===== design/flow/design.v =====
`timescale 1ns / 1ps
module CompareAndShift32Bit (
    input [7:0] exp_a,
    input [7:0] exp_b,
    input [23:0] man_a,
    input [23:0] man_b,
    output reg [23:0] al_man_a,
    output reg [23:0] al_man_b,
    output reg [7:0] shift
);
    always @(*) begin
        if (exp_a > exp_b) begin
            shift = exp_a - exp_b;
            al_man_a = man_a;
            al_man_b = man_b >> shift;
        end else begin
            shift = exp_b - exp_a;
            al_man_a = man_a >> shift;
            al_man_b = man_b;
        end
    end
endmodule
`timescale 1ns / 1ps
module Addition32Bit (
    input sign_a,
    input sign_b,
    input [23:0] a,b,
    output reg [24:0] res,
    output reg sign_res
    );
    always @(*) begin
        if (sign_a == sign_b) begin
            sign_res = sign_a;   
            res = a+b;
        end
        else if (a >= b) begin
            res = a - b;
            sign_res = sign_a;
        end
        else begin
            res = b - a;
            sign_res = sign_b;
        end
    end
endmodule	
`timescale 1ns / 1ps
module Normalization32Bit (
    input [24:0] res,
    input [7:0] exp_base,
    output reg [23:0] man_res,
    output reg [7:0] exp_res,
    output reg overflow
);
    reg [24:0] normalized_result;
    integer i;
    always @(*) begin
        normalized_result = res;
        exp_res = exp_base;
        if (normalized_result[24]) begin
            normalized_result = normalized_result >> 1;
            exp_res = exp_base + 1;
        end else begin
            for (i = 0; i < 24; i = i + 1) begin
                if (normalized_result[23] == 0 && exp_res > 0) begin
                    normalized_result = normalized_result << 1;
                    exp_res = exp_res - 1;
                end
            end
            if (normalized_result == 25'b0)
                exp_res = 8'b0;
        end
        man_res = normalized_result[23:0];
        overflow = (exp_res >= 8'b11111111);
    end
endmodule
`timescale 1ns / 1ps
module adder_32bit(
    input clk,
    input rst,
    input [31:0] i_a,
    input [31:0] i_b,
    input i_vld,
    output reg [31:0] o_res,
    output reg o_res_vld,
    output reg overflow
);
wire [7:0] shift;
wire [23:0] al_man_a, al_man_b;
wire sign_a, sign_b, sign_res;
wire [7:0] exp_a, exp_b, exp_res;
wire [23:0] man_a, man_b, man_res;
wire [24:0] res;
wire operation_overflow;
assign sign_a = i_a[31];
assign sign_b = i_b[31];
assign exp_a = i_a[30:23];
assign exp_b = i_b[30:23];
assign man_a = (exp_a == 8'b0) ? {1'b0, i_a[22:0]} : {1'b1, i_a[22:0]};  
assign man_b = (exp_b == 8'b0) ? {1'b0, i_b[22:0]} : {1'b1, i_b[22:0]};
wire is_nan_a = ((exp_a == 8'b11111111) && (man_a[22:0] != 0));  
wire is_nan_b = ((exp_b == 8'b11111111) && (man_b[22:0] != 0));
wire is_inf_a = ((exp_a == 8'b11111111) && (man_a[22:0] == 0));
wire is_inf_b = ((exp_b == 8'b11111111) && (man_b[22:0] == 0));
wire is_zero_a = ((i_a[30:0] == 0));  
wire is_zero_b = ((i_b[30:0] == 0));
CompareAndShift32Bit u_CompareAndShift32Bit (
    .exp_a(exp_a),           
    .exp_b(exp_b),           
    .man_a(man_a),           
    .man_b(man_b),           
    .al_man_a(al_man_a),     
    .al_man_b(al_man_b),     
    .shift(shift)            
);
Addition32Bit u_Addition32Bit (
    .sign_a(sign_a),         
    .sign_b(sign_b),         
    .a(al_man_a),            
    .b(al_man_b),            
    .res(res),               
    .sign_res(sign_res)      
);
Normalization32Bit u_Normalization32Bit (
    .res(res),                                   
    .exp_base((exp_a > exp_b) ? exp_a : exp_b),  
    .man_res(man_res),                           
    .exp_res(exp_res),                           
    .overflow(operation_overflow)                
);
always @(posedge clk or posedge rst) begin
    if (rst) begin
        o_res <= 32'b0;
        o_res_vld <= 1'b0;
        overflow <= 1'b0;
    end else if (i_vld) begin
        if (is_nan_a || is_nan_b || (is_inf_a && is_inf_b && (sign_a != sign_b))) begin
            o_res <= 32'h7FC00000;  
            overflow <= 1'b1;
        end 
        else if (is_inf_a || is_inf_b) begin
            o_res <= is_inf_a ? i_a : i_b;  
            overflow <= 1'b1;
        end 
        else if (is_zero_a && is_zero_b) begin
            o_res <= 32'b0;  
            overflow <= 1'b0;
        end 
        else begin
        o_res <= {sign_res, exp_res, man_res[22:0]};
        o_res_vld <= 1'b1;
        overflow <= operation_overflow;
        end
        o_res_vld <= 1'b1;
    end else begin
        o_res_vld <= 1'b0;
    end
end
endmodule

===== design/flow/run.sh =====
#!/bin/bash
# the make line also repeats each setting of config.mk as NAME=value (left out here)
make -C /OpenROAD-flow-scripts/flow DESIGN_CONFIG=/design/flow/config.mk WORK_HOME=/design/flow/orfs CLKGATE_MAP_FILE= finish

===== design/flow/config.mk =====
export PLATFORM = sky130hd
export DESIGN_NAME = adder_32bit
export DESIGN_NICKNAME = adder_32bit
export VERILOG_FILES = /design/flow/design.v
export SDC_FILE = /design/flow/constraint.sdc
export NUM_CORES = 4
export LEC_CHECK = 0
export ABC_AREA = 1
export CAP_MARGIN = 20
export CELL_PAD_IN_SITES_GLOBAL_PLACEMENT = 1
export CORE_ASPECT_RATIO = 1.34
export CORE_MARGIN = 2
export CORE_UTILIZATION = 58
export GPL_ROUTABILITY_DRIVEN = 0
export HOLD_SLACK_MARGIN = 0.29
export MIN_ROUTING_LAYER = met1
export PLACE_DENSITY_LB_ADDON = 0.2
export SETUP_SLACK_MARGIN = 4.65
export SLEW_MARGIN = 30

===== design/flow/constraint.sdc =====
create_clock -name core_clock -period 23.4 [get_ports {clk}]
set_input_delay 4.6800 -clock core_clock [delete_from_list [all_inputs] [get_ports {clk}]]
set_output_delay 4.6800 -clock core_clock [all_outputs]
set_load 0.01 [all_outputs]

==> flow_metrics.env, run 1 <==
# yosys + openroad results
export IMPL_fp_utilization_pct=58.3
export IMPL_ys_seq_share_pct=3.05
export IMPL_logic_family="simple AND/OR/NAND/NOR gates"
export IMPL_simple_gate_share_pct=55.8
export IMPL_design_die_area_sq_mm=0.0498
export IMPL_fp_nets=5160
export IMPL_die_h_um=258
export IMPL_ys_sh_xor_pct=1.70
export IMPL_yosys_warnings=4
export IMPL_most_common_cell="nand2_1"
export IMPL_synth_area_sq_mm=0.0279
export IMPL_ys_seq_elements=34
export IMPL_synthDistinctLibCells=85
export IMPL_rows=93
export IMPL_async_flop_share_pct=100
export IMPL_haltStage="3_1_place_gp_skip_io"
export IMPL_top_area_cell="nand2_1"
export IMPL_top_cells_by_count="nand2_1 (1,301), nor2_1 (612), inv_1 (571)"
export IMPL_synth_stat_cells=4974
export IMPL_core_sq_mm=0.0478
export IMPL_mux_share_pct=0.323
export IMPL_error_line="[ERROR FLW-0024] Place density exceeds 1.0 (current PLACE_DENSITY_LB_ADDON =  0.2). Please check if the value of  PLACE_DENSITY_LB_ADDON is between 0 and 0.99."
export IMPL_edf_count=0
export IMPL_ys_dominant_reg_cell="dfrtp_1"
export IMPL_top_cell_area_share_pct=17.5
export IMPL_synthAdderAreaFrac_pct=5.48
export IMPL_aoi_share_pct=18.1
export IMPL_status="did not finish"
export IMPL_synthCells=4974
export IMPL_ys_chip_area_sq_mm=0.0279
export IMPL_die_width_um=193
export IMPL_avgSynthCellArea_sq_um=5.60
export IMPL_yosys_top_cells_area="nand2_1 (18%), nor2_1 (8.2%), inv_1 (7.7%)"
==> run 2: changes to the inputs <==
Settings changed: ABC_AREA 1 to default, CELL_PAD_IN_SITES_GLOBAL_PLACEMENT 1 to 2, CORE_MARGIN 2 to 7, CORE_UTILIZATION 58 to 42, CTS_CLUSTER_DIAMETER from default to 379, CTS_CLUSTER_SIZE from default to 100, HOLD_SLACK_MARGIN 0.29 to -0.0, PLACE_DENSITY_LB_ADDON 0.2 to 0.3, SETUP_SLACK_MARGIN 4.65 to default, SLEW_MARGIN 30 to 15, TNS_END_PERCENT from default to 25.
Clock period 23.4 ns to 44.3 ns, I/O delays scaled along.
==> run 2 against run 1 <==
Compared with the run above:
- die area up 27%
- synthesized area down 15%
- the run now finishes clean
- synthesized cell count is 25% lower
==> flow_metrics.env, run 2 <==
# implementation run metrics
export IMPL_fp_utilization_pct=42.7
export IMPL_ys_seq_elements=34
export IMPL_grt_usage_pct=27.4
export IMPL_top_area_cell="mux2i_1"
export IMPL_slowest_delay_ns=0.66
export IMPL_avgSynthCellArea_sq_um=6.40
export IMPL_cts_tree="yes"
export IMPL_fp_nets=3898
export IMPL_required_ns=44.47
export IMPL_synthAdderAreaFrac_pct=6.47
export IMPL_wl_per_cell_um=20.3
export IMPL_tightest_slew_ns=1.17
export IMPL_postRouteAntennaNets=0
export IMPL_slew_viol_final=0
export IMPL_hold_slack_ns=0.498
export IMPL_ios=101
export IMPL_cts_root_buf="clkbuf_16"
export IMPL_crit_cells=175
export IMPL_crit_type="in2reg"
export IMPL_reg2reg_to="overflow"
export IMPL_most_common_cell="nand2_1"
export IMPL_clock_path_buffers=2
export IMPL_path_clk_slew_ns=0.06
export IMPL_diodes=0
export IMPL_post_route_min_period_ns=42.28
export IMPL_grt_start_max_net_pins=65
export IMPL_cp_num_buf_inv=21
export IMPL_die_width_um=219
export IMPL_cp_end_kind="flop"
export IMPL_top_cell_area_share_pct=13.4
export IMPL_ys_seq_share_pct=3.58
export IMPL_ys_chip_area_sq_mm=0.0238
export IMPL_async_flop_share_pct=100
export IMPL_first_global_vias=27300
export IMPL_drc_errors=0
export IMPL_cap_violations=0
export IMPL_syn_to_final_growth_pct=15.4
export IMPL_cp_data_arrival_time_ns=42.45
export IMPL_min_from="o_res[29]"
export IMPL_core_sq_mm=0.0557
export IMPL_setup_viol=0
export IMPL_slew_headroom_pct=21.6
export IMPL_firstDrtPassIters=8
export IMPL_routed_wl_mm=91.7
export IMPL_start_kind="input port"
export IMPL_vias=28200
export IMPL_die_h_um=289
export IMPL_path_delay_family="AND-OR/OR-AND gates"
export IMPL_viasPerCell=6.25
export IMPL_htreeDepth=2
export IMPL_worstHoldEndpoint="o_res[29]"
export IMPL_drtIter0Drc=1851
export IMPL_synthDistinctLibCells=121
export IMPL_finalCritPeriodShare_pct=95.4
export IMPL_rows=100
export IMPL_aoi_share_pct=33.1
export IMPL_hold_violations=0
export IMPL_ys_dominant_reg_cell="dfrtp_1"
export IMPL_top_cells_by_count="nand2_1 (500), nor2_1 (453), a21oi_1 (369)"
export IMPL_ys_sh_xor_pct=3.78
export IMPL_endpoint="overflow"
export IMPL_hold_depth=2
export IMPL_min_path_type="reg2reg"
export IMPL_ff2ff_path_depth=2
export IMPL_edf_count=0
export IMPL_nets=3981
export IMPL_synth_stat_cells=3712
export IMPL_clk_latency_ns=0.28
export IMPL_crit_path_top_delay_cell="clkdlybuf4s50_1"
export IMPL_synthCells=3712
export IMPL_cts_buffers_inserted=5
export IMPL_design_die_area_sq_mm=0.0635
export IMPL_finClkSkew_ns=0
export IMPL_grt_ovfl_total=0
export IMPL_place_detailed_hpwl_mm=76.1
export IMPL_clock_sinks=34
export IMPL_crit_top_cell="ha_4"
export IMPL_cts_hold_buf=0
export IMPL_warnings=85
export IMPL_logic_family="AND-OR/OR-AND gates"
export IMPL_fillers=5716
export IMPL_synth_area_sq_mm=0.0238
export IMPL_antenna_found_initial=0
export IMPL_rsz0062_at_grt="false"
export IMPL_simple_gate_share_pct=29.1
export IMPL_r2r_slack_ns=43.21
export IMPL_status="complete, no violations"
export IMPL_mux_share_pct=18.1
export IMPL_grt_pass1_wl_mm=145
export IMPL_yosys_top_cells_area="mux2i_1 (13%), nand2_1 (7.9%), a21oi_1 (7.8%)"
export IMPL_cp_startpoint="i_a[23]"
export IMPL_r2r_start="overflow"
export IMPL_yosys_warnings=4
export IMPL_port_buffers=100
export IMPL_crit_fanout=31
export IMPL_fmax_mhz=23.7
-- run 2: metrics by stage --
| stage | worst slack, ns | utilization [%] | area (sq um) | setup TNS, ns | instances |
|---|---|---|---|---|---|
| global route | 0.0597 | 49.3 | 27400 | 0 | 4509 |
| CTS | 0.142 | 48.7 | 27100 | 0 | 4486 |
| finish | 2.02 | 49.3 | 27400 | 0 | 4509 |
| floorplan | -0.299 | - | 25400 | -5.31 | 3712 |
| detailed placement | -0.847 | 48.4 | 26900 | -15.87 | 4476 |
| global placement | 0.127 | 48.4 | 26900 | 0 | 4476 |
-- run 2: repair_timing --
action | CTS | global route
resized | 1 | 23
cloned | 3 | 1
pin swaps | 3 | 8
endpoints found under the hold margin | 0 | 0
setup endpoints to repair | 30 | 32
buffers inserted | 0 | 22
-- run 2: layout make-up --
cell class	count	area, sq um	share of cell area, %
clock inverters	1	30.0	0.109
flip-flops and latches	34	851	3.10
repair buffers	267	2280	8.31
multi-input cells	3322	22600	82.4
clock buffers	6	139	0.506
well taps	714	893	3.26
inverters	165	629	2.29
-- run 2: layer usage --
| metal | wire length (um) | vias to the layer above | track usage [%] |
|---|---|---|---|
| met5 | 0 | - | 0 |
| met4 | 5200 | 0 | 14.2 |
| met3 | 3400 | 251 | 1.85 |
| met2 | 46800 | 934 | 52.0 |
| met1 | 36300 | 13100 | 30.3 |
| li1 | - | 13900 | - |
==> run 3: changes to the inputs <==
Settings changed: CELL_PAD_IN_SITES_GLOBAL_PLACEMENT 2 to 0, CORE_UTILIZATION 42 to 46, CTS_CLUSTER_DIAMETER 379 to 199, CTS_CLUSTER_SIZE 100 to 98, HOLD_SLACK_MARGIN -0.0 to 0.29, PLACE_DENSITY_LB_ADDON 0.3 to 0.23, TNS_END_PERCENT 25 to 10.
==> run 3 against run 2 <==
Compared with the run above:
- register-to-register slack improved by 0.15 ns
- final cell count decreased by 1.3%
- non-clock buffer count decreased by 31
- core utilization rose by 3.9 points
- synthesized area unchanged
- sequential share of layout area hardly changed
- worst setup slack lost 0.055 ns
- critical endpoint is now o_res[21]
==> flow_metrics.env, run 3 <==
# implementation run metrics
export IMPL_cts_root_buf="clkbuf_16"
export IMPL_port_buffers=100
export IMPL_hold_depth=2
export IMPL_logic_family="AND-OR/OR-AND gates"
export IMPL_setup_total_negative_slack_ns=0
export IMPL_grt_start_max_net_pins=70
export IMPL_crit_cells=176
export IMPL_finClkSkew_ns=0
export IMPL_viasPerCell=6.25
export IMPL_clock_sinks=34
export IMPL_synthCells=3712
export IMPL_setup_ws_ns=1.97
export IMPL_mux_share_pct=18.1
export IMPL_yosys_warnings=4
export IMPL_placed_area_sq_mm=0.0267
export IMPL_drc_errors=0
export IMPL_first_global_vias=25900
export IMPL_ys_chip_area_sq_mm=0.0238
export IMPL_place_detailed_hpwl_mm=69.2
export IMPL_routed_wl_mm=84.4
export IMPL_min_from="o_res[22]"
export IMPL_ios=101
export IMPL_fillers=5274
export IMPL_edf_count=0
export IMPL_rows=96
export IMPL_die_h_um=277
export IMPL_r2r_slack_ns=43.36
export IMPL_antenna_found_initial=0
export IMPL_clock_path_buffers=2
export IMPL_ff2ff_path_depth=2
export IMPL_ys_dominant_reg_cell="dfrtp_1"
export IMPL_finalCritPeriodShare_pct=95.6
export IMPL_tightest_slew_ns=1.18
export IMPL_post_route_min_period_ns=42.33
export IMPL_status="complete, no violations"
export IMPL_endpoint="o_res[21]"
export IMPL_hold_slack_ns=0.492
export IMPL_path_delay_family="AND-OR/OR-AND gates"
export IMPL_ys_sh_xor_pct=3.78
export IMPL_aoi_share_pct=33.1
export IMPL_core_sq_mm=0.0512
export IMPL_fmax_mhz=23.6
export IMPL_warnings=85
export IMPL_wl_per_cell_um=19.0
export IMPL_crit_type="in2reg"
export IMPL_ys_seq_share_pct=3.58
export IMPL_slew_viol_final=0
export IMPL_slowest_delay_ns=0.66
export IMPL_htreeDepth=2
export IMPL_design_area_sq_mm=0.0272
export IMPL_avgSynthCellArea_sq_um=6.40
export IMPL_cp_data_arrival_time_ns=42.51
export IMPL_synthDistinctLibCells=121
export IMPL_required_ns=44.48
export IMPL_top_area_cell="mux2i_1"
export IMPL_final_util_pct=53.2
export IMPL_nets=3951
export IMPL_synth_area_sq_mm=0.0238
export IMPL_grt_ovfl_total=0
export IMPL_slew_headroom_pct=20.7
export IMPL_cp_startpoint="i_a[23]"
export IMPL_simple_gate_share_pct=29.1
export IMPL_cap_violations=0
export IMPL_fp_nets=3898
export IMPL_most_common_cell="nand2_1"
export IMPL_cts_tree="yes"
export IMPL_crit_fanout=31
export IMPL_clk_latency_ns=0.28
export IMPL_crit_top_cell="ha_4"
export IMPL_top_cell_area_share_pct=13.4
export IMPL_cp_num_buf_inv=23
export IMPL_diodes=0
export IMPL_yosys_top_cells_area="mux2i_1 (13%), nand2_1 (7.9%), a21oi_1 (7.8%)"
export IMPL_drtIter0Drc=1736
export IMPL_async_flop_share_pct=100
export IMPL_cts_buffers_inserted=5
export IMPL_seq_area_sq_um=851
export IMPL_postRouteAntennaNets=0
export IMPL_syn_to_final_growth_pct=14.6
export IMPL_design_die_area_sq_mm=0.0583
export IMPL_grt_usage_pct=26.9
export IMPL_setup_viol=0
export IMPL_die_width_um=210
export IMPL_post_place_ws_ns=-0.441
export IMPL_firstDrtPassIters=5
export IMPL_worstHoldEndpoint="o_res[22]"
export IMPL_start_kind="input port"
export IMPL_grt_pass1_wl_mm=134
export IMPL_vias=27800
export IMPL_reg2reg_to="overflow"
export IMPL_cp_end_kind="flop"
export IMPL_min_path_type="reg2reg"
export IMPL_synthAdderAreaFrac_pct=6.47
export IMPL_synth_stat_cells=3712
export IMPL_top_cells_by_count="nand2_1 (500), nor2_1 (453), a21oi_1 (369)"
export IMPL_fp_utilization_pct=46.4
export IMPL_logic_area_sq_mm=0.0227
export IMPL_r2r_start="overflow"
export IMPL_rsz0062_at_grt="false"
export IMPL_hold_violations=0
export IMPL_cts_hold_buf=0
export IMPL_ys_seq_elements=34
export IMPL_crit_path_top_delay_cell="clkdlybuf4s50_1"
export IMPL_path_clk_slew_ns=0.05
## run 3: per-layer routing
metal,GRT usage [%],part of all wire (%)
met1,30.2,40
met2,49.8,50
met3,1.66,3.5
met4,14.4,6.4
met5,0,0
## run 3: cell type report
type                    count  area share [%]
flip-flops and latches     34            3.13
clock inverters             1          0.0184
multi-input cells        3323            83.3
repair buffers            236            7.55
well taps                 686            3.15
clock buffers               7           0.524
inverters                 165            2.31
## run 3: repair_timing
item / CTS / global route
buffers inserted: 0 / 13
pin swaps: 0 / 7
cloned: 0 / 5
endpoints found under the setup margin: 6 / 32
gates resized: 1 / 31
## run 3: per-stage QoR
stage,std cells
after floorplan,3712
after CTS,4434
final,4452
after global placement,4426
after detailed placement,4426
after global routing,4452
==> run 4: changes to the inputs <==
Settings changed: CELL_PAD_IN_SITES_DETAIL_PLACEMENT from default to 1, CELL_PAD_IN_SITES_GLOBAL_PLACEMENT 0 to 2, CORE_UTILIZATION 46 to 36, CTS_CLUSTER_DIAMETER 199 to 334, CTS_CLUSTER_SIZE 98 to 71, HOLD_SLACK_MARGIN 0.29 to -0.0, MAX_ROUTING_LAYER from default to met4, MIN_ROUTING_LAYER met1 to met2, TNS_END_PERCENT 10 to default.
Clock period 44.3 ns to 65.5 ns, I/O delays scaled along.
==> run 4 against run 3 <==
Compared with the run above:
- final cell count is 2.5% higher
- critical endpoint is now overflow
- routed wire length up 24%
==> flow_metrics.env, run 4 <==
# implementation run metrics
export IMPL_cp_end_kind="flop"
export IMPL_synthAdderAreaFrac_pct=6.47
export IMPL_cts_resized=0
export IMPL_cp_startpoint="i_a[26]"
export IMPL_r2r_slack_ns=64.52
export IMPL_postRouteAntennaNets=0
export IMPL_die_h_um=311
export IMPL_synth_stat_cells=3712
export IMPL_finalCritPeriodShare_pct=94.0
export IMPL_wl_per_cell_um=23.0
export IMPL_fp_utilization_pct=36.6
export IMPL_slew_headroom_pct=22.2
export IMPL_cap_violations=0
export IMPL_die_width_um=236
export IMPL_drc_errors=0
export IMPL_viasPerCell=8.82
export IMPL_core_sq_mm=0.0650
export IMPL_routed_wl_mm=105
export IMPL_design_die_area_sq_mm=0.0735
export IMPL_grtUsageMet2_pct=55.0
export IMPL_cts_tree="yes"
export IMPL_ys_dominant_reg_cell="dfrtp_1"
export IMPL_synth_area_sq_mm=0.0238
export IMPL_setup_ws_ns=3.93
export IMPL_status="complete, no violations"
export IMPL_path_clk_slew_ns=0.06
export IMPL_most_common_cell="nand2_1"
export IMPL_port_buffers=100
export IMPL_top_cell_area_share_pct=13.4
export IMPL_clock_path_buffers=2
export IMPL_hold_depth=2
export IMPL_crit_type="in2reg"
export IMPL_antenna_found_initial=0
export IMPL_setup_total_negative_slack_ns=0
export IMPL_cp_data_arrival_time_ns=61.74
export IMPL_htreeDepth=2
export IMPL_post_place_ws_ns=2.91
export IMPL_rsz0062_at_grt="false"
export IMPL_grt_start_max_net_pins=78
export IMPL_vias=40200
export IMPL_use_met3_pct=46.2
export IMPL_logic_family="AND-OR/OR-AND gates"
export IMPL_firstDrtPassIters=11
export IMPL_finClkSkew_ns=0
export IMPL_ios=101
export IMPL_yosys_top_cells_area="mux2i_1 (13%), nand2_1 (7.9%), a21oi_1 (7.8%)"
export IMPL_async_flop_share_pct=100
export IMPL_avgSynthCellArea_sq_um=6.40
export IMPL_ys_seq_share_pct=3.58
export IMPL_reg2reg_to="overflow"
export IMPL_min_from="o_res[29]"
export IMPL_cts_root_buf="clkbuf_16"
export IMPL_crit_cells=181
export IMPL_cts_buffers_inserted=5
export IMPL_seq_area_sq_um=851
export IMPL_post_route_min_period_ns=61.57
export IMPL_place_detailed_hpwl_mm=84.2
export IMPL_busiest_layer="met2"
export IMPL_fp_nets=3898
export IMPL_crit_path_top_delay_cell="a31oi_4"
export IMPL_edf_count=0
export IMPL_grtUsageMet1_pct=0
export IMPL_slowest_delay_ns=0.73
export IMPL_synthCells=3712
export IMPL_mux_share_pct=18.1
export IMPL_warnings=84
export IMPL_fillers=8503
export IMPL_ys_sh_xor_pct=3.78
export IMPL_logic_area_sq_mm=0.0216
export IMPL_crit_top_cell="ha_1"
export IMPL_synthDistinctLibCells=121
export IMPL_cts_hold_buf=0
export IMPL_drtIter0Drc=8664
export IMPL_ff2ff_path_depth=2
export IMPL_grt_pass1_wl_mm=162
export IMPL_cts_setup_buffers=0
export IMPL_yosys_warnings=4
export IMPL_simple_gate_share_pct=29.1
export IMPL_hold_violations=0
export IMPL_grt_ovfl_total=0
export IMPL_path_delay_family="AND-OR/OR-AND gates"
export IMPL_top_area_cell="mux2i_1"
export IMPL_first_global_vias=43300
export IMPL_crit_fanout=77
export IMPL_top_cells_by_count="nand2_1 (500), nor2_1 (453), a21oi_1 (369)"
export IMPL_required_ns=65.67
export IMPL_clk_latency_ns=0.28
export IMPL_ys_seq_elements=34
export IMPL_cp_num_buf_inv=28
export IMPL_setup_viol=0
export IMPL_slew_viol_final=0
export IMPL_endpoint="overflow"
export IMPL_syn_to_final_growth_pct=8.80
export IMPL_clock_sinks=34
export IMPL_grt_usage_pct=42.2
export IMPL_tightest_slew_ns=1.16
export IMPL_worstHoldEndpoint="o_res[29]"
export IMPL_nets=3866
export IMPL_r2r_start="overflow"
export IMPL_start_kind="input port"
export IMPL_aoi_share_pct=33.1
export IMPL_rows=108
export IMPL_min_path_type="reg2reg"
export IMPL_ys_chip_area_sq_mm=0.0238
export IMPL_fmax_mhz=16.2
[run 4: routing by layer]
metal,part of all wire (%),up-vias
li1,-,13500
met1,0,13500
met2,52,11700
met3,35,1579
met4,13,0
met5,0,-
[run 4: final cells by class]
type	count	area share (%)
well taps	880	4.26
flip-flops and latches	34	3.29
clock buffers	5	0.484
diodes	1	0.00968
multi-input cells	3318	83.7
clock inverters	3	0.266
repair buffers	156	5.58
inverters	165	2.40
[run 4: per-stage QoR]
stage          cell area [sq um]  hold slack, ns  instances  util [%]
2_1_floorplan              23800           0.525       3712         -
3_3_place_gp               25500           0.481       4547      39.3
3_5_place_dp               25600           0.498       4548      39.3
4_1_cts                    25800           0.512       4556      39.6
5_1_grt                    25900           0.531       4561      39.8
6_report                   25900           0.503       4562      39.8
==> run 5: changes to the inputs <==
Settings changed: ABC_AREA from default to 1, CELL_PAD_IN_SITES_DETAIL_PLACEMENT 1 to default, CELL_PAD_IN_SITES_GLOBAL_PLACEMENT 2 to default, CORE_ASPECT_RATIO 1.34 to default, CORE_MARGIN 7 to 2, CORE_UTILIZATION 36 to 69, CTS_CLUSTER_DIAMETER 334 to default, CTS_CLUSTER_SIZE 71 to default, GPL_ROUTABILITY_DRIVEN 0 to default, HOLD_SLACK_MARGIN -0.0 to default, MAX_ROUTING_LAYER met4 to default, MIN_ROUTING_LAYER met2 to default, PLACE_DENSITY from default to 0.4, PLACE_DENSITY_LB_ADDON 0.23 to default, SLEW_MARGIN 15 to 20.
Clock period 65.5 ns to 41.5 ns, I/O delays scaled along.
==> run 5 against run 4 <==
Compared with the run above:
- still clean on timing, DRC and antenna
- critical path depth up 37
- clock skew unchanged
- design area up 10%
- die area down 43%
- core utilization up 32 points
- first-iteration DRC count down 64%
- critical path type unchanged
- critical endpoint unchanged
==> flow_metrics.env, run 5 <==
# implementation run metrics
export IMPL_ys_seq_elements=34
export IMPL_crit_cells=218
export IMPL_simple_gate_share_pct=55.8
export IMPL_postRouteAntennaNets=0
export IMPL_endpoint="overflow"
export IMPL_mux_share_pct=0.323
export IMPL_final_util_pct=71.5
export IMPL_cp_startpoint="i_a[26]"
export IMPL_clk_latency_ns=0.29
export IMPL_placed_area_sq_mm=0.0280
export IMPL_path_delay_family="simple AND/OR/NAND/NOR gates"
export IMPL_r2r_slack_ns=40.59
export IMPL_yosys_top_cells_area="nand2_1 (18%), nor2_1 (8.2%), inv_1 (7.7%)"
export IMPL_finClkSkew_ns=0
export IMPL_setup_ws_ns=2.56
export IMPL_required_ns=41.66
export IMPL_fmax_mhz=25.7
export IMPL_grt_usage_pct=39.1
export IMPL_htreeDepth=2
export IMPL_hold_depth=2
export IMPL_finalCritPeriodShare_pct=93.8
export IMPL_grt_ovfl_total=0
export IMPL_die_width_um=205
export IMPL_wl_per_cell_um=15.8
export IMPL_logic_family="simple AND/OR/NAND/NOR gates"
export IMPL_cap_violations=0
export IMPL_grt_pass1_wl_mm=136
export IMPL_most_common_cell="nand2_1"
export IMPL_antenna_found_initial=2
export IMPL_viasPerCell=5.74
export IMPL_r2r_start="o_res[8]"
export IMPL_ff2ff_path_depth=2
export IMPL_aoi_share_pct=18.1
export IMPL_design_die_area_sq_mm=0.0420
export IMPL_async_flop_share_pct=100
export IMPL_crit_fanout=34
export IMPL_cp_data_arrival_time_ns=39.11
export IMPL_setup_viol=0
export IMPL_syn_to_final_growth_pct=2.20
export IMPL_gp_congestion=1.16
export IMPL_start_kind="input port"
export IMPL_top_area_cell="nand2_1"
export IMPL_hold_violations=0
export IMPL_drc_errors=0
export IMPL_min_path_type="reg2reg"
export IMPL_reg2reg_to="o_res[8]"
export IMPL_slew_viol_final=0
export IMPL_die_h_um=205
export IMPL_post_place_ws_ns=0.745
export IMPL_vias=31300
export IMPL_design_area_sq_mm=0.0285
export IMPL_ys_seq_share_pct=3.05
export IMPL_clock_sinks=34
export IMPL_status="complete, no violations"
export IMPL_firstDrtPassIters=9
export IMPL_crit_top_cell="nand2_4"
export IMPL_synthCells=4974
export IMPL_cts_tree="yes"
export IMPL_tightest_slew_ns=1.10
export IMPL_slew_headroom_pct=26.2
export IMPL_cp_num_buf_inv=20
export IMPL_path_clk_slew_ns=0.06
export IMPL_cts_root_buf="clkbuf_16"
export IMPL_cts_buffers_inserted=5
export IMPL_top_cells_by_count="nand2_1 (1,301), nor2_1 (612), inv_1 (571)"
export IMPL_fp_nets=5160
export IMPL_ios=101
export IMPL_cts_hold_buf=0
export IMPL_warnings=86
export IMPL_ys_chip_area_sq_mm=0.0279
export IMPL_core_sq_mm=0.0398
export IMPL_routed_wl_mm=85.8
export IMPL_nets=5108
export IMPL_fp_utilization_pct=70.0
export IMPL_slowest_delay_ns=0.88
export IMPL_synth_stat_cells=4974
export IMPL_avgSynthCellArea_sq_um=5.60
export IMPL_top_cell_area_share_pct=17.5
export IMPL_port_buffers=100
export IMPL_min_from="o_res[2]"
export IMPL_edf_count=0
export IMPL_cp_end_kind="flop"
export IMPL_synth_area_sq_mm=0.0279
export IMPL_synthDistinctLibCells=85
export IMPL_drtIter0Drc=3154
export IMPL_ys_dominant_reg_cell="dfrtp_1"
export IMPL_grt_start_max_net_pins=75
export IMPL_place_detailed_hpwl_mm=69.7
export IMPL_yosys_warnings=4
export IMPL_first_global_vias=27700
export IMPL_crit_path_top_delay_cell="a21boi_2"
export IMPL_post_route_min_period_ns=38.94
export IMPL_synthAdderAreaFrac_pct=5.48
export IMPL_worstHoldEndpoint="o_res[2]"
export IMPL_clock_path_buffers=2
export IMPL_ys_sh_xor_pct=1.70
export IMPL_crit_type="in2reg"
export IMPL_rows=73
==> run 5: metal layers <==
metal  wire length [um]  vias to the layer above  part of all wire (%)  track usage, %
li1                   -                    15700                     -               -
met1              36500                    13800                    43            51.9
met2              35900                     1454                    42            60.9
met3               9440                      270                    11            8.99
met4               3950                        4                   4.6            15.8
met5                 26                        -                 0.030               0
==> run 5: cell type report <==
| class | instances | area, sq um |
|---|---|---|
| clock inverter | 2 | 13.8 |
| tap | 525 | 657 |
| timing repair inverter | 1 | 7.51 |
| timing repair buffer | 129 | 1230 |
| multi-input combinational | 4082 | 22900 |
| antenna | 1 | 2.50 |
| inverter | 669 | 2660 |
| sequential | 34 | 851 |
| fill | 3849 | 11300 |
| clock buffer | 6 | 129 |
==> run 5: stage by stage <==
step / hold slack (ns) / std cells / TNS (ns)
floorplan: 0.513 / 4974 / 0
global placement: 0.466 / 5423 / 0
detailed placement: 0.479 / 5423 / 0
CTS: 0.493 / 5431 / 0
global route: 0.512 / 5448 / -0.0863
finish: 0.486 / 5449 / 0
==> run 5: timing repair <==
| action | 4_1_cts | 5_1_grt |
|---|---|---|
| setup endpoints to repair | 0 | 32 |
| resized | 0 | 33 |
| buffers inserted | 0 | 8 |
==> run 6: changes to the inputs <==
Settings changed: CAP_MARGIN 20 to 5, CORE_UTILIZATION 69 to 70, HOLD_SLACK_MARGIN from default to -0.1, MAX_ROUTING_LAYER from default to met4, PLACE_DENSITY 0.4 to default.
Clock period 41.5 ns to 36.2 ns, I/O delays scaled along.
==> run 6 against run 5 <==
Compared with the run above:
- routed wire length rose by 2.2%
- design area rose by 4.9%
- still clean
- worst setup slack got worse by 0.80 ns
- synthesized cell count did not move
- hold slack improved by 0.010 ns
- critical path depth rose by 3
==> flow_metrics.env, run 6 <==
# implementation run metrics
export IMPL_status="complete, no violations"
export IMPL_crit_type="in2reg"
export IMPL_fillers=3437
export IMPL_r2r_start="o_res[1]"
export IMPL_most_common_cell="nand2_1"
export IMPL_place_detailed_hpwl_mm=69.2
export IMPL_syn_to_final_growth_pct=7.23
export IMPL_avgSynthCellArea_sq_um=5.60
export IMPL_nets=5234
export IMPL_rows=73
export IMPL_fmax_mhz=29.0
export IMPL_cp_data_arrival_time_ns=34.60
export IMPL_routed_wl_mm=87.7
export IMPL_cts_buffers_inserted=5
export IMPL_ios=101
export IMPL_grt_start_max_net_pins=59
export IMPL_synth_area_sq_mm=0.0279
export IMPL_ys_chip_area_sq_mm=0.0279
export IMPL_finalCritPeriodShare_pct=95.1
export IMPL_ff2ff_path_depth=2
export IMPL_mux_share_pct=0.323
export IMPL_vias=32300
export IMPL_post_route_min_period_ns=34.44
export IMPL_endpoint="overflow"
export IMPL_ys_seq_elements=34
export IMPL_simple_gate_share_pct=55.8
export IMPL_fp_nets=5160
export IMPL_top_area_cell="nand2_1"
export IMPL_crit_fanout=17
export IMPL_drtIter0Drc=3216
export IMPL_cts_tree="yes"
export IMPL_required_ns=36.36
export IMPL_yosys_top_cells_area="nand2_1 (18%), nor2_1 (8.2%), inv_1 (7.7%)"
export IMPL_antenna_found_initial=1
export IMPL_drc_errors=0
export IMPL_tightest_slew_ns=0.992
export IMPL_ys_dominant_reg_cell="dfrtp_1"
export IMPL_die_width_um=204
export IMPL_viasPerCell=5.79
export IMPL_slew_viol_final=0
export IMPL_grt_ovfl_total=0
export IMPL_min_from="o_res[13]"
export IMPL_wl_per_cell_um=15.7
export IMPL_edf_count=0
export IMPL_setup_total_negative_slack_ns=0
export IMPL_first_global_vias=28300
export IMPL_worstHoldEndpoint="o_res[13]"
export IMPL_cts_root_buf="clkbuf_16"
export IMPL_reg2reg_to="o_res[1]"
export IMPL_aoi_share_pct=18.1
export IMPL_final_util_pct=75.6
export IMPL_r2r_slack_ns=35.36
export IMPL_path_delay_family="simple AND/OR/NAND/NOR gates"
export IMPL_start_kind="input port"
export IMPL_warnings=86
export IMPL_hold_violations=0
export IMPL_grt_usage_pct=40.2
export IMPL_port_buffers=100
export IMPL_logic_area_sq_mm=0.0233
export IMPL_cp_startpoint="i_a[23]"
export IMPL_async_flop_share_pct=100
export IMPL_design_die_area_sq_mm=0.0414
export IMPL_top_cell_area_share_pct=17.5
export IMPL_postRouteAntennaNets=0
export IMPL_logic_family="simple AND/OR/NAND/NOR gates"
export IMPL_fp_utilization_pct=70.5
export IMPL_crit_top_cell="nand2_1"
export IMPL_hold_depth=2
export IMPL_path_clk_slew_ns=0.06
export IMPL_setup_viol=0
export IMPL_cp_end_kind="flop"
export IMPL_top_cells_by_count="nand2_1 (1,301), nor2_1 (612), inv_1 (571)"
export IMPL_crit_cells=221
export IMPL_crit_path_top_delay_cell="clkdlybuf4s50_1"
export IMPL_slew_headroom_pct=33.7
export IMPL_clock_path_buffers=2
export IMPL_gp_congestion=1.12
export IMPL_cp_num_buf_inv=24
export IMPL_seq_area_sq_um=851
export IMPL_core_sq_mm=0.0395
export IMPL_yosys_warnings=4
export IMPL_die_h_um=204
export IMPL_clock_sinks=34
export IMPL_ys_sh_xor_pct=1.70
export IMPL_finClkSkew_ns=0
export IMPL_synthDistinctLibCells=85
export IMPL_htreeDepth=2
export IMPL_min_path_type="reg2reg"
export IMPL_firstDrtPassIters=8
export IMPL_slowest_delay_ns=0.51
export IMPL_cap_violations=0
export IMPL_synth_stat_cells=4974
export IMPL_synthAdderAreaFrac_pct=5.48
export IMPL_ys_seq_share_pct=3.05
export IMPL_synthCells=4974
export IMPL_grt_pass1_wl_mm=136
export IMPL_clk_latency_ns=0.29
run 6: layout make-up:
class                   count  area share [%]
repair buffers            250            7.37
multi-input cells        4086            78.1
repair inverters            2          0.0502
clock buffers               7           0.477
clock inverters             1          0.0167
flip-flops and latches     34            2.85
well taps                 525            2.20
diodes                      1         0.00837
inverters                 669            8.90
run 6: through the flow:
stage                     worst slack [ns]  std cells  hold slack [ns]  area (sq um)
after floorplan                       3.21       4974            0.513         27900
after global placement               0.609       5490            0.465         28500
after detailed placement            -0.353       5490            0.482         28500
after CTS                            0.102       5501            0.499         28700
after global routing                -0.438       5575            0.535         29900
final                                 1.76       5575            0.496         29900
run 6: layer usage:
metal  global-route usage, %  share of wire [%]
met1                    51.6                 42
met2                    65.6                 45
met3                    3.44                8.2
met4                    15.9                4.7
met5                       -                  0
run 6: what timing repair did:
item                                    CTS  global route
pin swaps                                 0            41
gates resized                             4           140
hold buffers                              0             0
endpoints found under the setup margin    4            32
setup buffers                             2            59
gates cloned                              1            14
==> run 7: changes to the inputs <==
Settings changed: ABC_AREA 1 to default, CAP_MARGIN 5 to 0, CORE_UTILIZATION 70 to 65, CTS_CLUSTER_DIAMETER from default to 147, HOLD_SLACK_MARGIN -0.1 to default, MAX_ROUTING_LAYER met4 to default.
Clock period 36.2 ns to 22.2 ns, I/O delays scaled along.
==> run 7 against run 6 <==
Compared with the run above:
- the flow now stops in 4_1_cts
- synthesized cell count is 25% lower
- synthesized area is 15% lower
- die area is 8.0% lower
==> flow_metrics.env, run 7 <==
# yosys + openroad results
export IMPL_ys_dominant_reg_cell="dfrtp_1"
export IMPL_logic_family="AND-OR/OR-AND gates"
export IMPL_most_common_cell="nand2_1"
export IMPL_fp_utilization_pct=65.5
export IMPL_top_area_cell="mux2i_1"
export IMPL_aoi_share_pct=33.1
export IMPL_top_cell_area_share_pct=13.4
export IMPL_synthCells=3712
export IMPL_rows=70
export IMPL_error_line="[ERROR DPL-0038] Utilization greater than 100%, impossible to legalize"
export IMPL_ios=101
export IMPL_post_place_ws_ns=-14.17
export IMPL_ys_seq_share_pct=3.58
export IMPL_gp_congestion=1.16
export IMPL_placed_area_sq_mm=0.0352
export IMPL_synthAdderAreaFrac_pct=6.47
export IMPL_synth_stat_cells=3712
export IMPL_async_flop_share_pct=100
export IMPL_yosys_top_cells_area="mux2i_1 (13%), nand2_1 (7.9%), a21oi_1 (7.8%)"
export IMPL_ys_seq_elements=34
export IMPL_haltStage="4_1_cts"
export IMPL_edf_count=0
export IMPL_place_inst=5357
export IMPL_place_detailed_hpwl_mm=106
export IMPL_status="did not finish"
export IMPL_fp_nets=3898
export IMPL_mux_share_pct=18.1
export IMPL_die_h_um=195
export IMPL_design_die_area_sq_mm=0.0381
export IMPL_synth_area_sq_mm=0.0238
export IMPL_synthDistinctLibCells=121
export IMPL_yosys_warnings=4
export IMPL_port_buffers=100
export IMPL_avgSynthCellArea_sq_um=6.40
export IMPL_core_sq_mm=0.0363
export IMPL_ys_sh_xor_pct=3.78
export IMPL_simple_gate_share_pct=29.1
export IMPL_die_width_um=195
export IMPL_ys_chip_area_sq_mm=0.0238
export IMPL_top_cells_by_count="nand2_1 (500), nor2_1 (453), a21oi_1 (369)"
run 7: metrics by stage:
step / util [%] / hold slack [ns] / TNS [ns]
after floorplan: - / 0.537 / -569.97
after global placement: 97.0 / 0.487 / -341.64
after detailed placement: 97.0 / 0.515 / -440.84
==> run 8: changes to the inputs <==
Settings changed: ABC_AREA from default to 1, CAP_MARGIN 0 to 20, CORE_UTILIZATION 65 to 72, CTS_CLUSTER_DIAMETER 147 to default, CTS_CLUSTER_SIZE from default to 98, TNS_END_PERCENT from default to 5.
Clock period 22.2 ns to 40.6 ns, I/O delays scaled along.
==> run 8 against run 7 <==
Compared with the run above:
- now clean on timing, DRC and antenna
- die area rose by 5.8%
- synthesized cell count is 34% higher
- synthesized area up 17%
==> flow_metrics.env, run 8 <==
# implementation run metrics
export IMPL_cts_hold_buf=0
export IMPL_finClkSkew_ns=0
export IMPL_fp_utilization_pct=72.4
export IMPL_cp_num_buf_inv=20
export IMPL_synthAdderAreaFrac_pct=5.48
export IMPL_cp_data_arrival_time_ns=38.34
export IMPL_path_delay_family="simple AND/OR/NAND/NOR gates"
export IMPL_port_buffers=100
export IMPL_post_place_ws_ns=0.221
export IMPL_logic_family="simple AND/OR/NAND/NOR gates"
export IMPL_wl_met2_mm=37.4
export IMPL_cap_violations=0
export IMPL_aoi_share_pct=18.1
export IMPL_rows=72
export IMPL_mux_share_pct=0.323
export IMPL_core_sq_mm=0.0385
export IMPL_crit_top_cell="nand2_4"
export IMPL_grt_pass1_wl_mm=137
export IMPL_path_clk_slew_ns=0.05
export IMPL_grt_start_max_net_pins=77
export IMPL_htreeDepth=2
export IMPL_ff2ff_path_depth=2
export IMPL_die_width_um=201
export IMPL_setup_viol=0
export IMPL_ys_dominant_reg_cell="dfrtp_1"
export IMPL_fp_nets=5160
export IMPL_r2r_slack_ns=39.79
export IMPL_top_cells_by_count="nand2_1 (1,301), nor2_1 (612), inv_1 (571)"
export IMPL_place_detailed_hpwl_mm=69.6
export IMPL_setup_ws_ns=2.47
export IMPL_design_area_sq_mm=0.0286
export IMPL_ys_seq_elements=34
export IMPL_required_ns=40.81
export IMPL_most_common_cell="nand2_1"
export IMPL_reg2reg_to="o_res[1]"
export IMPL_wl_met1_mm=35.8
export IMPL_synth_stat_cells=4974
export IMPL_cts_buffers_inserted=5
export IMPL_vias=31500
export IMPL_post_route_min_period_ns=38.13
export IMPL_wl_per_cell_um=15.6
export IMPL_crit_fanout=28
export IMPL_crit_type="in2reg"
export IMPL_wl_met3_mm=8.18
export IMPL_slew_viol_final=0
export IMPL_drtIter0Drc=3237
export IMPL_routed_wl_mm=85.2
export IMPL_design_die_area_sq_mm=0.0403
export IMPL_endpoint="overflow"
export IMPL_status="complete, no violations"
export IMPL_yosys_top_cells_area="nand2_1 (18%), nor2_1 (8.2%), inv_1 (7.7%)"
export IMPL_edf_count=0
export IMPL_synth_area_sq_mm=0.0279
export IMPL_viasPerCell=5.77
export IMPL_postRouteAntennaNets=0
export IMPL_cts_root_buf="clkbuf_16"
export IMPL_min_path_type="reg2reg"
export IMPL_cp_end_kind="flop"
export IMPL_finalCritPeriodShare_pct=93.9
export IMPL_drc_errors=0
export IMPL_crit_cells=224
export IMPL_ys_seq_share_pct=3.05
export IMPL_worstHoldEndpoint="o_res[9]"
export IMPL_die_h_um=201
export IMPL_yosys_warnings=4
export IMPL_syn_to_final_growth_pct=2.52
export IMPL_ios=101
export IMPL_cts_tree="yes"
export IMPL_nets=5120
export IMPL_synthCells=4974
export IMPL_ys_chip_area_sq_mm=0.0279
export IMPL_grt_ovfl_total=0
export IMPL_hold_violations=0
export IMPL_start_kind="input port"
export IMPL_antenna_found_initial=1
export IMPL_clock_path_buffers=2
export IMPL_async_flop_share_pct=100
export IMPL_synthDistinctLibCells=85
export IMPL_min_from="o_res[9]"
export IMPL_grt_usage_pct=40.0
export IMPL_gp_congestion=1.13
export IMPL_tightest_slew_ns=0.826
export IMPL_dr_max_layer_used="met5"
export IMPL_warnings=86
export IMPL_r2r_start="o_res[1]"
export IMPL_placed_area_sq_mm=0.0280
export IMPL_simple_gate_share_pct=55.8
export IMPL_fmax_mhz=26.2
export IMPL_clk_latency_ns=0.28
export IMPL_first_global_vias=27900
export IMPL_clock_sinks=34
export IMPL_cp_startpoint="i_a[23]"
export IMPL_top_cell_area_share_pct=17.5
export IMPL_avgSynthCellArea_sq_um=5.60
export IMPL_slew_headroom_pct=44.7
export IMPL_top_area_cell="nand2_1"
export IMPL_hold_depth=2
export IMPL_slowest_delay_ns=0.51
export IMPL_crit_path_top_delay_cell="clkdlybuf4s50_1"
export IMPL_firstDrtPassIters=6
export IMPL_ys_sh_xor_pct=1.70
==> run 8: cell type report <==
class	count	area, sq um
Antenna cell	1	2.50
Clock buffer	5	125
Multi-Input combinational cell	4081	22900
Timing Repair Buffer	142	1320
Fill cell	3439	9900
Tap cell	518	648
Clock inverter	2	10.0
Sequential cell	34	851
Inverter	669	2660
Timing Repair inverter	1	7.51
==> run 8: repair_timing <==
action | 4_1_cts | 5_1_grt
gates resized | 0 | 37
buffers inserted | 0 | 18
endpoints found under the setup margin | 0 | 32
==> run 8: per-layer routing <==
metal,up-vias,GRT usage (%)
met5,-,0
li1,15800,-
met4,2,15.2
met1,14000,53.0
met3,232,6.12
met2,1447,65.5
==> run 8: per-stage QoR <==
stage | utilization [%] | cells | hold WS [ns] | setup TNS, ns
global route | 74.3 | 5452 | 0.502 | -0.205
detailed placement | 72.9 | 5419 | 0.469 | 0
global placement | 72.9 | 5419 | 0.462 | 0
floorplan | - | 4974 | 0.513 | 0
CTS | 73.2 | 5426 | 0.486 | 0
finish | 74.3 | 5453 | 0.483 | 0
